==> branch xenon <==
## clock
module clock(
    input clk,
    input rst,
    input adjust, up, up_ten,
    input h24, world_clock,
    input usa, england, spain,
    input sw_stopwatch,
    input sw_timer,
    input sw_alarm_set,
    input btn_stp_start,
    input btn_stp_reset,
    input btn_alarm_toggle,
    input btn_alarm_stop,
    output [7:0] seg_data, seg_com, seg7,
    output am, pm,
    output led4, led6, led8, 
    output LCD_RS, LCD_RW, LCD_E,
    output [7:0] LCD_DATA,
    output [3:0] rgb_r,
    output piezo_out 
    );
clock: 20.0 ns
lec_check: 0
cap_margin: 10
core_aspect_ratio: 0.52
core_margin: 2
core_utilization: 68
hold_slack_margin: 0.16
max_routing_layer: met4
slew_margin: 20
run.sh (not shown) runs the stock make flow with config.mk's settings and CLKGATE_MAP_FILE=.
==> inputs of branch violet, as changes to branch xenon <==
CAP_MARGIN = 20   (was 10)
CORE_ASPECT_RATIO = not set   (was 0.52)
CORE_UTILIZATION = 10   (was 68)
HOLD_SLACK_MARGIN = not set   (was 0.16)
MAX_ROUTING_LAYER = not set   (was met4)
==> flow/constraint.sdc (replaced) <==
create_clock -name core_clock -period 22.0 [get_ports {clk}]
set_input_delay 4.4000 -clock core_clock [delete_from_list [all_inputs] [get_ports {clk}]]
set_output_delay 4.4000 -clock core_clock [all_outputs]
set_load 0.01 [all_outputs]
==> inputs of branch cedar, as changes to branch xenon <==
CAP_MARGIN = 20   (was 10)
CORE_ASPECT_RATIO = not set   (was 0.52)
CORE_UTILIZATION = 52   (was 68)
HOLD_SLACK_MARGIN = not set   (was 0.16)
MAX_ROUTING_LAYER = not set   (was met4)
==> flow/constraint.sdc (replaced) <==
create_clock -name core_clock -period 11.5 [get_ports {clk}]
set_input_delay 2.3000 -clock core_clock [delete_from_list [all_inputs] [get_ports {clk}]]
set_output_delay 2.3000 -clock core_clock [all_outputs]
set_load 0.01 [all_outputs]
==> results <==
quantity	branch cedar	branch violet	branch xenon
R2r endpoint	u_stopwatch.m_ten[3]	u_lcd.lcd_data_reg[3]	u_stopwatch.m_ten[1]
Combinational share of cell area	50.9%	48.4%	55.3%
Leakage component of the power	11.3 nW	9.86 nW	9.73 nW
Number of CTS-inserted buffers	36	35	27
Ratio of routed vias to standard cells	6.07	3.57	7.12
Final core area utilization	65.5%	12.5%	75.3%
Insertion delay to the later sink of the worst-skew pair	0.56 ns	0.56 ns	0.58 ns
Run status	complete, but fails checks	complete, no violations	complete, no violations
Layout check failures	negative setup slack	-	-
Net count of the finished layout	2913	2637	2627
Number of gates on the worst path with buffers counted	46	39	38
Overall die area	0.0421 mm^2	0.214 mm^2	0.0325 mm^2
Maximum net fanout on the critical path	6	18	16
Average wire length per cell after detail routing	19.0 um	12.7 um	23.4 um
Uppermost routed layer	met4	met5	met4
Filler instances	3345	24079	2026
RSZ-0062 raised after global routing	true	false	false
Total iterations of the first detailed-routing run	8	6	7

---

==> inputs of run P <==
Starting RTL as in the previous note.
make LEC_CHECK=0 CAP_MARGIN=10 CELL_PAD_IN_SITES_DETAIL_PLACEMENT=2 CORE_ASPECT_RATIO=0.52 CORE_MARGIN=7 CORE_UTILIZATION=68 HOLD_SLACK_MARGIN=0.12 MAX_ROUTING_LAYER=met4 SLEW_MARGIN=20 finish   # period 20.0 ns
==> run K: changes against run P <==
Settings changed: CAP_MARGIN 10 to 0, CELL_PAD_IN_SITES_DETAIL_PLACEMENT 2 to default, CELL_PAD_IN_SITES_GLOBAL_PLACEMENT from default to 0, CORE_ASPECT_RATIO 0.52 to default, CORE_MARGIN 7 to 2, CORE_UTILIZATION 68 to 16, CTS_CLUSTER_SIZE from default to 44, GPL_TIMING_DRIVEN from default to 0, HOLD_SLACK_MARGIN 0.12 to default, PLACE_DENSITY_LB_ADDON from default to 0.07, SETUP_SLACK_MARGIN from default to 2.28.
==> flow/constraint.sdc (replaced) <==
create_clock -name core_clock -period 29.3 [get_ports {clk}]
set_input_delay 5.8600 -clock core_clock [delete_from_list [all_inputs] [get_ports {clk}]]
set_output_delay 5.8600 -clock core_clock [all_outputs]
set_load 0.01 [all_outputs]
==> flow_metrics.rpt <==
FLOW METRICS REPORT
----------------------------------------------------
[Placement]
  Routability congestion estimate from global placement ........................ 0.852
  IO Port Bufs ........................ 53

[Die]
  Core Rows ........................ 133
  Chip footprint ........................ 0.135 sq mm
  Core area ........................ 0.131 sq mm
  Height of the die ........................ 367 microns

[Power and ir drop]
  Combinational power share ........................ 51.6%

[Setup path]
  Startpoint of the worst setup timing path ........................ england

[Outcome]
  Run status ........................ no timing/DRC/antenna violations

[STA]
  Clock Skews ........................ 0.0407 ns

----------------------------------------------------
(the above is from run K)
==> flow_metrics.rpt <==
IMPLEMENTATION SUMMARY REPORT
----------------------------------------------------
[Outcome]
  Run status ........................ did not finish
  Stopped at ........................ detailed placement
  Run Error ........................ [ERROR DPL-0033] detailed placement checks failed during check placement.

[Synth]
  Count of unique library cells instantiated by Yosys ........................ 116
  Leading cell types by total area after synthesis ........................ sky130_fd_sc_hd__dfrtp_1 35%, sky130_fd_sc_hd__nand2_1 6.1%, sky130_fd_sc_hd__ha_1 4.9%, sky130_fd_sc_hd__o21ai_0 4.3%, sky130_fd_sc_hd__nor2_1 3.8%
  Synthesized area per cell ........................ 8.45 sq um
  Largest combinational cell category by area ........................ simple AND/OR/NAND/NOR gates
  Sequential cell area fraction in the yosys report ........................ 36.5%
  Post-synth regs ........................ 309

[Placement]
  IO Port Bufs ........................ 57
  Routability congestion estimate from global placement ........................ between 1 and 1.5

[Die]
  Height of the die ........................ between 100 and 150 microns
  Core area ........................ 0.0304 sq mm
  Chip footprint ........................ 0.0364 sq mm
  Core Rows ........................ 46

----------------------------------------------------
(the above is from run P)
Power figures rest on the tool's default switching activity, not on a simulated workload.
